Setup of build 64:
// path_math
module path_math
    (input [11:0] location,  
     input [11:0] target,  
     input [4:0] current_orientation,  
     input clock,
     input enable,
     input reset,
     output reg done,
	  output reg [4:0] needed_orientation,  
     output reg [11:0] move_command);
==> flow/config.mk <==
export PLATFORM = sky130hd
export DESIGN_NAME = path_math
export DESIGN_NICKNAME = path_math
export VERILOG_FILES = /design/flow/design.v
export SDC_FILE = /design/flow/constraint.sdc
export NUM_CORES = 4
export LEC_CHECK = 0
export ABC_AREA = 1
export CAP_MARGIN = 20
export CELL_PAD_IN_SITES_DETAIL_PLACEMENT = 0
export CELL_PAD_IN_SITES_GLOBAL_PLACEMENT = 1
export CORE_ASPECT_RATIO = 1.07
export CORE_MARGIN = 2
export CORE_UTILIZATION = 16
export CTS_CLUSTER_DIAMETER = 328
export GPL_ROUTABILITY_DRIVEN = 0
export GPL_TIMING_DRIVEN = 1
export MAX_ROUTING_LAYER = met4
export PLACE_DENSITY_LB_ADDON = 0.19
export SETUP_SLACK_MARGIN = -0.87
export SLEW_MARGIN = 15
export TNS_END_PERCENT = 15
==> flow/constraint.sdc <==
create_clock -name core_clock -period 10.1 [get_ports {clock}]
set_input_delay 2.0200 -clock core_clock [delete_from_list [all_inputs] [get_ports {clock}]]
set_output_delay 2.0200 -clock core_clock [all_outputs]
set_load 0.01 [all_outputs]
run.sh (not shown) runs the stock make flow with config.mk's settings and CLKGATE_MAP_FILE=.
Build 64 finished all stages; the layout is clean.
The inputs of build 54 differ from those of build 64 as listed below.
==> flow/config.mk <==
export PLATFORM = sky130hd
export DESIGN_NAME = path_math
export DESIGN_NICKNAME = path_math
export VERILOG_FILES = /design/flow/design.v
export SDC_FILE = /design/flow/constraint.sdc
export NUM_CORES = 4
export LEC_CHECK = 0
export CAP_MARGIN = 20
export CORE_MARGIN = 2
export CORE_UTILIZATION = 44
export SLEW_MARGIN = 20
==> flow/constraint.sdc <==
create_clock -name core_clock -period 11.0 [get_ports {clock}]
set_input_delay 2.2000 -clock core_clock [delete_from_list [all_inputs] [get_ports {clock}]]
set_output_delay 2.2000 -clock core_clock [all_outputs]
set_load 0.01 [all_outputs]
## What came out
Build 54: no failed stages, no open violations at the end. Build 54 vs build 64, destination of the critical timing path: x_target[8] vs om.x_final[5]. Changes observed in build 54 relative to build 64: chip width dropped 200 microns; area growth from synthesis to final layout dropped 6.9 points. Launch point of the critical path = target[3]: build 54; launch point of the critical path = target[2]: build 64.
### build 54 -> build 85
--- a/flow/config.mk
+++ b/flow/config.mk
@@ -10 +10 @@
-export CORE_UTILIZATION = 44
+export CORE_UTILIZATION = 40
==> flow/constraint.sdc <==
create_clock -name core_clock -period 12.0 [get_ports {clock}]
set_input_delay 2.4000 -clock core_clock [delete_from_list [all_inputs] [get_ports {clock}]]
set_output_delay 2.4000 -clock core_clock [all_outputs]
set_load 0.01 [all_outputs]
Notes after the runs:
Build 85 vs. build 54: iteration-0 DRC count of the detailed router went up by about 3%. Delta (build 85 minus build 54): routed wire length moved up; cell area after layout moved down.

========
tundra:
path_math again, from the RTL that the note above started with.
Settings: LEC_CHECK=0, ABC_AREA=1, CAP_MARGIN=20, CORE_MARGIN=2, CORE_UTILIZATION=72, CTS_CLUSTER_SIZE=15, PLACE_DENSITY_LB_ADDON=0.16, SETUP_SLACK_MARGIN=1.89, SLEW_MARGIN=20; clock period 11.8 ns.
diff inputs: tundra => sierra
- ABC_AREA removed (was 1)
- SETUP_SLACK_MARGIN changed from 1.89 to 2.74
- CTS_CLUSTER_SIZE removed (was 15)
- PLACE_DENSITY_LB_ADDON changed from 0.16 to 0.02
- MAX_ROUTING_LAYER newly set to met4
- the clock period (ns, I/O delays scaled along) changed from 11.8 to 9.6
==> results <==
- sierra finished every stage; the final checks, however, were not passed, the failures being capacitance limit, slew limit, setup timing.
- Relative to tundra, number of post-CTS setup repair buffers has increased by 73 in sierra.
- Changes observed in sierra relative to tundra: wire length up about 15%, final clock skew flat.
Input changes introduced in cedar (baseline for comparison: sierra):
- CTS_CLUSTER_SIZE newly set to 47
- CORE_UTILIZATION changed from 72 to 66
- SETUP_SLACK_MARGIN changed from 2.74 to -0.86
- PLACE_DENSITY_LB_ADDON removed (was 0.02)
- the clock period (ns, I/O delays scaled along) changed from 9.6 to 9.65
[summary]
Completing all stages was not enough for sierra: its layout failed the final checks because of capacitance limit, slew limit, setup timing. cedar had finished all stages when the layout checks came back failing, citing setup timing. cedar has total negative slack above what sierra had. Number of buffers and inverters on the critical path (lower): cedar. From sierra to cedar the numbers moved as follows: routed wire length -about 24%, detailed placement HPWL went down, fraction of area in multi-input gates went down, worst hold slack climbed 0.0062 ns. Final area in cedar is 5.7% below sierra. Area taken by flip-flops and latches of sierra is on par with cedar.
## Diff of input files: amber against cedar
- a change of CORE_UTILIZATION from 66 to 61
- a deleted MAX_ROUTING_LAYER that had been met4
- a change of the clock period (ns, I/O delays scaled along) from 9.65 to 8.71
Of cedar and amber, not a single run came through the flow clean. amber vs. cedar: area growth from synthesis to final layout went up by 1.9 points. Between cedar and amber, met1 usage in global routing decreased. Changes observed in amber relative to cedar: fraction of area in clock buffers and inverters flat, clock-buffer cell count up 4.
